the baseline:
// datapath
module datapath(clk, rst, sw, seg0, seg1,seg2,seg3, mem_addr, mem_wdata, mem_we, mem_rdata);
Settings: LEC_CHECK=0, CAP_MARGIN=20, CELL_PAD_IN_SITES_GLOBAL_PLACEMENT=2, CORE_ASPECT_RATIO=0.75, CORE_MARGIN=2, CORE_UTILIZATION=31, CTS_CLUSTER_DIAMETER=145, GPL_TIMING_DRIVEN=0, SLEW_MARGIN=20; clock period 13.8 ns.
run.sh (not shown) runs the stock make flow with config.mk's settings and CLKGATE_MAP_FILE=.
The baseline finished all stages; the layout is clean.
## Diff of input files: the candidate against the baseline
- CORE_ASPECT_RATIO removed (was 0.75)
- MAX_ROUTING_LAYER newly set to met4
- CELL_PAD_IN_SITES_GLOBAL_PLACEMENT removed (was 2)
- GPL_TIMING_DRIVEN removed (was 0)
- CTS_CLUSTER_DIAMETER removed (was 145)
- CORE_UTILIZATION changed from 31 to 65
- the clock period (ns, I/O delays scaled along) changed from 13.8 to 7.9
[summary]
[flow] the candidate | stages: complete | final checks: fail | reason: setup timing
The candidate gives more weighted congestion at the end of routability-driven global placement than the baseline did.
The critical path capture point comes out alu_inst.accumulator.Q[15]$_DFFE_PP0P_ in one run and alu_inst.mul_accumulator.Q[15]$_DFFE_PP0P_ in the other, namely in the candidate and the baseline respectively.
The candidate has depth of the most critical reg-to-reg path above what the baseline had.
Compared to the baseline, the router laid down less metal wire for the candidate.

========
Starting RTL as in the previous note.
## datapath
module datapath(clk, rst, sw, seg0, seg1,seg2,seg3, mem_addr, mem_wdata, mem_we, mem_rdata);
clock: 8.97 ns
lec_check: 0
abc_area: 1
cap_margin: 30
cell_pad_in_sites_detail_placement: 0
core_aspect_ratio: 1.05
core_margin: 4
core_utilization: 29
cts_cluster_diameter: 62
cts_cluster_size: 45
gpl_routability_driven: 1
gpl_timing_driven: 0
max_routing_layer: met4
place_density_lb_addon: 0.11
setup_slack_margin: 0.85
slew_margin: 5
tns_end_percent: 40
Then changed:
Settings changed: ABC_AREA 1 to default, CAP_MARGIN 30 to 20, CELL_PAD_IN_SITES_DETAIL_PLACEMENT 0 to default, CORE_ASPECT_RATIO 1.05 to default, CORE_UTILIZATION 29 to 59, CTS_CLUSTER_DIAMETER 62 to default, CTS_CLUSTER_SIZE 45 to default, GPL_ROUTABILITY_DRIVEN 1 to default, GPL_TIMING_DRIVEN 0 to default, MAX_ROUTING_LAYER met4 to default, PLACE_DENSITY_LB_ADDON 0.11 to default, SETUP_SLACK_MARGIN 0.85 to default, SLEW_MARGIN 5 to 20, TNS_END_PERCENT 40 to default.
Clock period 8.97 ns to 9.23 ns, I/O delays scaled along.
The changed run went through all stages and came out clean. Die area came out lower by 50%. Cell count fell by 27%. Design area decreases by 7.2%. Setup slack gets worse by 0.40 ns. Routed wire length falls by 25%. Count of clock-buffer cells in the layout came out higher by 12. Critical path depth decreases by 1.

========
Starting RTL as in the previous note.
clock: 6.74 ns
lec_check: 0
cap_margin: 15
core_margin: 2
core_utilization: 72
place_density: 0.42
setup_slack_margin: -0.64
slew_margin: 20
The baseline failed in global routing.
Edit:
- CAP_MARGIN: 15 -> 20
- CORE_MARGIN: 2 -> 4
- CORE_UTILIZATION: 72 -> 40
- PLACE_DENSITY: 0.42 -> not set
- SETUP_SLACK_MARGIN: -0.64 -> not set
- clock period: 6.74 -> 5.15 ns (I/O delays scaled with it)
=> The new run finished with setup timing left; synthesized cell count does not change; die size is higher by well over a third; area after synthesis stays the same.

========
== exp/garnet ==
datapath again, from the RTL that the note above started with.
make LEC_CHECK=0 CAP_MARGIN=30 CELL_PAD_IN_SITES_DETAIL_PLACEMENT=1 CELL_PAD_IN_SITES_GLOBAL_PLACEMENT=3 CORE_MARGIN=2 CORE_UTILIZATION=40 GPL_ROUTABILITY_DRIVEN=1 PLACE_DENSITY=0.37 SLEW_MARGIN=20 finish   # period 9.3 ns
The following lists how exp/umber was set up differently from exp/garnet:
# exp/garnet
export LEC_CHECK = 0
export CAP_MARGIN = 30
export CELL_PAD_IN_SITES_DETAIL_PLACEMENT = 1
export CELL_PAD_IN_SITES_GLOBAL_PLACEMENT = 3
export CORE_MARGIN = 2
export CORE_UTILIZATION = 40
export GPL_ROUTABILITY_DRIVEN = 1
export PLACE_DENSITY = 0.37
export SLEW_MARGIN = 20
create_clock -name core_clock -period 9.3 [get_ports {clk}]
# exp/umber
export LEC_CHECK = 0
export CAP_MARGIN = 20
export CORE_MARGIN = 4
export CORE_UTILIZATION = 40
export SLEW_MARGIN = 20
create_clock -name core_clock -period 9.1 [get_ports {clk}]
exp/umber: full flow OK, the timing, design-rule and antenna checks passed. exp/garnet finished all stages; the layout is clean. Status: hold buffer count at CTS parity (exp/garnet, exp/umber). exp/umber reports a higher chip footprint than exp/garnet does. On clock skew, exp/garnet tracks exp/umber almost exactly. On exp/umber: biggest fanout along the worst timing path is 3 higher than what exp/garnet gave. Number of detailed-route iterations in the first pass ended up 3 higher on exp/umber than on exp/garnet. From exp/garnet to exp/umber the numbers moved as follows: post-route minimum period decreased by 0.20 ns relative to the old numbers, final-layout fill cell count went down by 1343.
The inputs of exp/raven differ from those of exp/umber as listed below.
# exp/umber
export LEC_CHECK = 0
export CAP_MARGIN = 20
export CORE_MARGIN = 4
export CORE_UTILIZATION = 40
export SLEW_MARGIN = 20
create_clock -name core_clock -period 9.1 [get_ports {clk}]
# exp/raven
export LEC_CHECK = 0
export CAP_MARGIN = 20
export CORE_MARGIN = 4
export CORE_UTILIZATION = 40
export SLEW_MARGIN = 20
create_clock -name core_clock -period 9.3 [get_ports {clk}]
Critical path buffer and inverter count for exp/raven is higher than for exp/umber. Going from exp/umber to exp/raven, critical path arrival has increased. Critical path depth (exp/raven over exp/umber): increase, 7. exp/raven vs exp/umber: clock buffer count from CTS down by a few percent. In the reports for exp/raven and exp/umber, the smaller wire length reported by the detailed router belongs to exp/umber. exp/raven ended with less net count of the finished layout than exp/umber. Cell area | exp/raven vs exp/umber | exp/raven smaller.
Here is what was changed in the inputs of exp/cedar compared with exp/raven.
# exp/raven
export LEC_CHECK = 0
export CAP_MARGIN = 20
export CORE_MARGIN = 4
export CORE_UTILIZATION = 40
export SLEW_MARGIN = 20
create_clock -name core_clock -period 9.3 [get_ports {clk}]
# exp/cedar
export LEC_CHECK = 0
export CAP_MARGIN = 20
export CELL_PAD_IN_SITES_DETAIL_PLACEMENT = 1
export CORE_MARGIN = 2
export CORE_UTILIZATION = 40
export GPL_ROUTABILITY_DRIVEN = 0
export PLACE_DENSITY = 0.37
export SLEW_MARGIN = 20
create_clock -name core_clock -period 9.3 [get_ports {clk}]
--- outcome ---
On fmax, exp/raven tracks exp/cedar almost exactly. | core utilization | exp/cedar vs exp/raven | ≈ equal |. Per the comparison of exp/cedar with exp/raven, count of placed standard cells in the final layout, fillers left out fell 16; layout-stage area growth over the synthesis result saw little to no change. exp/cedar gives less normalized max-slew margin than exp/raven did. In terms of sequential share of layout area, exp/raven and exp/cedar differ only marginally. exp/cedar leaves less setup margin than exp/raven.
Setup changes, exp/cedar to exp/juniper
# exp/cedar
export LEC_CHECK = 0
export CAP_MARGIN = 20
export CELL_PAD_IN_SITES_DETAIL_PLACEMENT = 1
export CORE_MARGIN = 2
export CORE_UTILIZATION = 40
export GPL_ROUTABILITY_DRIVEN = 0
export PLACE_DENSITY = 0.37
export SLEW_MARGIN = 20
create_clock -name core_clock -period 9.3 [get_ports {clk}]
# exp/juniper
export LEC_CHECK = 0
export CAP_MARGIN = 20
export CORE_MARGIN = 4
export CORE_UTILIZATION = 40
export SETUP_SLACK_MARGIN = 1.95
export SLEW_MARGIN = 20
create_clock -name core_clock -period 9.1 [get_ports {clk}]
Results
exp/juniper vs exp/cedar: maximum fanout encountered on the critical timing path down. Summary of exp/juniper over exp/cedar: wire length of the first global-routing pass now sits lower, largest net degree at the start of global routing now sits lower. exp/cedar reports its top routing layer in use as met4 while exp/juniper reports met5. STATUS worst slew margin relative to its limit: exp/juniper wins against exp/cedar. Between exp/juniper and exp/cedar, it is exp/juniper whose overall die area is higher, by 2200 um2.

========
datapath again, from the RTL that the note above started with.
Settings: LEC_CHECK=0, ABC_AREA=1, CAP_MARGIN=20, CORE_MARGIN=2, CORE_UTILIZATION=72, CTS_CLUSTER_DIAMETER=372, CTS_CLUSTER_SIZE=99, PLACE_DENSITY_LB_ADDON=0.0, SETUP_SLACK_MARGIN=0.74, SLEW_MARGIN=20; clock period 3.48 ns.
The starting point died in global routing (5_1_grt).
Then changed:
ABC_AREA = not set   (was 1)
CORE_MARGIN = 4   (was 2)
CORE_UTILIZATION = 59   (was 72)
CTS_CLUSTER_DIAMETER = not set   (was 372)
PLACE_DENSITY_LB_ADDON = not set   (was 0.0)
SETUP_SLACK_MARGIN = not set   (was 0.74)
clock period = 4.22 ns   (was 3.48 ns; I/O delays follow)
What happened:
- The new run aborted during global routing (5_1_grt) (GRT-0232)
- die size came out higher by 25%
- synthesized area came out lower by 0.78%
- synthesized cell count came out lower by 19%
Then changed:
CORE_MARGIN = 2   (was 4)
CORE_UTILIZATION = 61   (was 59)
CTS_CLUSTER_SIZE = not set   (was 99)
SETUP_SLACK_MARGIN = 1.81   (was not set)
clock period = 6.19 ns   (was 4.22 ns; I/O delays follow)
After rerunning: The changed run failed in global routing (5_1_grt). Area after synthesis stays the same. Die size drops by 6.5%. Synthesized cell count does not change.
Then changed:
CORE_UTILIZATION = 64   (was 61)
PLACE_DENSITY_LB_ADDON = 0.08   (was not set)
SETUP_SLACK_MARGIN = -0.45   (was 1.81)
clock period = 8.86 ns   (was 6.19 ns; I/O delays follow)
Now the flow reached the layout checks and failed them: negative setup slack; area after synthesis stays the same; die area shrinks by about 4.6%; synthesized cell count does not change.

========
Starting RTL as in the previous note.
## datapath
module datapath(clk, rst, sw, seg0, seg1,seg2,seg3, mem_addr, mem_wdata, mem_we, mem_rdata);
	input clk, rst;
	input [3:0] sw;
	output [6:0] seg0,seg1,seg2,seg3;
	output [15:0] mem_addr;
	output [15:0] mem_wdata;
	output mem_we;
	input [15:0] mem_rdata;
	wire [15:0] rin, rout;
	wire wr_enable, ram_addr_sel, pcin, ram_out_ctrl, instr_ctrl, acc_enable, acc_out_ctrl, pc_enable, pc_out_ctrl, addsub, a_enable, xor_ctrl, cu_out_ctrl, mul_out_ctrl, mul_acc_out_ctrl, sr_sel, add_ctrl;
	wire[15:0] instr, bus, instr_address, cu_out, r0_out, r1_out,r2_out, r3_out, r4_out, r5_out, r6_out, r7_out, r8_out, r9_out,r10_out, r11_out, r12_out, r13_out, mul_acc_out, sp_out;
	wire [15:0] ra_in, acc_out, sr_out;
	reg [15:0] ram_address, sr_in;
	wire [15:0] ram_out;
	wire[1:0] sp_sel;
	wire[3:0] status_reg;
	sixteen_bit_reg instruction_register(.clk(clk),.rst(rst),.D(bus),.Q(instr),.enable(instr_ctrl));
	program_counter pc(.clk(clk),.rst(rst), .select(pcin), .bus(bus), .out(instr_address),.pc_enable(pc_enable));
	always@(ram_addr_sel or sp_out or instr_address) begin
		if (ram_addr_sel == 1'b1)
			ram_address <= sp_out;
		else 
			ram_address <= instr_address;
	end
	assign mem_addr = ram_address;
	assign mem_wdata = bus;
	assign mem_we = wr_enable;
  ...
Settings: LEC_CHECK=0, ABC_AREA=1, CAP_MARGIN=20, CORE_ASPECT_RATIO=1.7, CORE_MARGIN=5, CORE_UTILIZATION=29, CTS_CLUSTER_DIAMETER=239, GPL_ROUTABILITY_DRIVEN=0, PLACE_DENSITY_LB_ADDON=0.11, SETUP_SLACK_MARGIN=2.26, SLEW_MARGIN=20, TNS_END_PERCENT=40; clock period 8.04 ns.
Then changed:
==> flow/config.mk (replaced) <==
export PLATFORM = sky130hd
export DESIGN_NAME = datapath
export DESIGN_NICKNAME = datapath
export VERILOG_FILES = /design/flow/design.v
export SDC_FILE = /design/flow/constraint.sdc
export NUM_CORES = 4
export LEC_CHECK = 0
export CAP_MARGIN = 20
export CORE_MARGIN = 4
export CORE_UTILIZATION = 35
export SLEW_MARGIN = 20
==> flow/constraint.sdc (replaced) <==
create_clock -name core_clock -period 9.1 [get_ports {clk}]
set_input_delay 1.8200 -clock core_clock [delete_from_list [all_inputs] [get_ports {clk}]]
set_output_delay 1.8200 -clock core_clock [all_outputs]
set_load 0.01 [all_outputs]
Synthesized area drops slightly.
First-iteration DRC count went up by a quarter to a third.
Wire length shrinks by a quarter to a third.
Die area falls by about a fifth.
Non-clock buffer count went down by 207.
Worst hold slack gains 0.019 ns.
Final area drops by roughly a tenth.
Count of clock-buffer cells in the layout came out lower by 8.

========
Starting RTL as in the previous note.
clock: 9.06 ns
lec_check: 0
abc_area: 0
cap_margin: 10
core_aspect_ratio: 1.78
core_margin: 9
core_utilization: 66
cts_cluster_size: 88
place_density_lb_addon: 0.28
setup_slack_margin: 2.21
slew_margin: 30
The starting point finished but failed the layout checks on setup timing.
Next try:
- ABC_AREA: 0 -> not set
- CAP_MARGIN: 10 -> 20
- CORE_ASPECT_RATIO: 1.78 -> not set
- CORE_MARGIN: 9 -> 4
- CORE_UTILIZATION: 66 -> 18
- CTS_CLUSTER_SIZE: 88 -> not set
- PLACE_DENSITY_LB_ADDON: 0.28 -> not set
- SETUP_SLACK_MARGIN: 2.21 -> not set
- SLEW_MARGIN: 30 -> 20
- clock period: 9.06 -> 14.5 ns (I/O delays scaled with it)
The new run finished with timing, DRC and antenna clean.
Core utilization is lower by 61 points.
Count of clock-buffer cells in the layout is higher by 9.
Design area is lower by 5.5%.
Sequential cell count is unchanged.
Via count is lower by 16%.
Global-route usage is lower by 37 points.
Worst setup slack is better by 3500 ps.
Fmax is lower by 18%.
Wire length is lower by 17%.

========
Starting RTL as in the previous note.
clock: 3.48 ns
lec_check: 0
abc_area: 1
cap_margin: 20
core_margin: 2
core_utilization: 72
cts_cluster_diameter: 372
cts_cluster_size: 99
setup_slack_margin: 0.74
slew_margin: 20
The baseline ended with an error in 4_1_cts.
Rerun with:
ABC_AREA = not set   (was 1)
CAP_MARGIN = 0   (was 20)
CTS_CLUSTER_DIAMETER = not set   (was 372)
CTS_CLUSTER_SIZE = not set   (was 99)
PLACE_DENSITY = 0.42   (was not set)
SETUP_SLACK_MARGIN = not set   (was 0.74)
TNS_END_PERCENT = 50   (was not set)
clock period = 5.77 ns   (was 3.48 ns; I/O delays follow)
This time the run died in 5_1_grt, error GRT-0116.
Synthesized cell count fell by 19%.
Die size fell by 0.77%.
Synthesized area fell by 0.78%.
Rerun with:
CAP_MARGIN = 20   (was 0)
CORE_MARGIN = 4   (was 2)
CTS_CLUSTER_DIAMETER = 372   (was not set)
CTS_CLUSTER_SIZE = 99   (was not set)
PLACE_DENSITY = not set   (was 0.42)
TNS_END_PERCENT = not set   (was 50)
clock period = 3.48 ns   (was 5.77 ns; I/O delays follow)
The changed run ended with an error in 4_1_cts with DPL-0038; synthesized cell count is unchanged; die size climbs by 3.9%; area after synthesis stays the same.
Rerun with:
CTS_CLUSTER_DIAMETER = not set   (was 372)
CTS_CLUSTER_SIZE = 24   (was 99)
PLACE_DENSITY_LB_ADDON = 0.01   (was not set)
SETUP_SLACK_MARGIN = 0.89   (was not set)
clock period = 3.05 ns   (was 3.48 ns; I/O delays follow)
The changed run stopped in 4_1_cts.
Die area stays the same.
Area after synthesis is unchanged.
Synthesized cell count does not change.

========
run 1:
datapath again, from the RTL that the note above started with.
clock: 9.3 ns
lec_check: 0
cap_margin: 30
cell_pad_in_sites_detail_placement: 1
cell_pad_in_sites_global_placement: 3
core_aspect_ratio: 1.16
core_margin: 2
core_utilization: 40
gpl_routability_driven: 1
max_routing_layer: met4
place_density: 0.37
slew_margin: 20
tns_end_percent: 20
#### Input delta (run 2 over run 1)
Settings: changing CAP_MARGIN from 30 to 20; removing GPL_ROUTABILITY_DRIVEN (formerly 1); changing CORE_UTILIZATION from 40 to 72; setting PLACE_DENSITY_LB_ADDON to 0.2 for the first time; setting CTS_CLUSTER_DIAMETER to 55 for the first time; removing PLACE_DENSITY (formerly 0.37); removing CELL_PAD_IN_SITES_GLOBAL_PLACEMENT (formerly 3); removing CORE_ASPECT_RATIO (formerly 1.16); setting SETUP_SLACK_MARGIN to 1.14 for the first time; removing CELL_PAD_IN_SITES_DETAIL_PLACEMENT (formerly 1); removing TNS_END_PERCENT (formerly 20).
--- outcome ---
Run 2 did not make it past 5_1_grt, where a tool error ended it. The floorplan core density of run 2 exceeds that of run 1 by 32 points. The last weighted congestion value of the routability-driven placer in run 2 is 1.18 times that in run 1. Die span in x, run 1 and run 2: smaller value in run 2.
Setup changes, run 2 to run 3
Settings: swapping 55 for 337 in CTS_CLUSTER_DIAMETER; clearing SETUP_SLACK_MARGIN, which used to be 1.14; swapping 0.2 for 0.01 in PLACE_DENSITY_LB_ADDON; putting CTS_CLUSTER_SIZE at 81 where nothing was set; swapping 9.3 for 7.78 in the clock period (ns, I/O delays scaled along).
Run 3 is listed as incomplete: the tool reported an error in 5_1_grt and the run ended there.
Comparing run 3 and run 2, the lower post-placement setup slack was measured on run 3.
Run 2 → run 3: x dimension of the die level; cell area reported after detailed placement moved up; core box area level.
Here is what was changed in the inputs of run 4 compared with run 3.
Settings: SETUP_SLACK_MARGIN: unset -> -0.45; CTS_CLUSTER_DIAMETER: 337 -> unset; CTS_CLUSTER_SIZE: 81 -> 79; the clock period (ns, I/O delays scaled along): 7.78 -> 8.63.
--- outcome ---
- Run 4 -> stages 100% | layout checks FAIL | setup timing
- Diff run 4..run 3 | summed instance area of the synthesized netlist | unchanged
- As far as and-or/or-and share of the synthesized area goes, run 3 and run 4 are indistinguishable; the numbers are identical.
- ~same port buffer count in run 4 and run 3
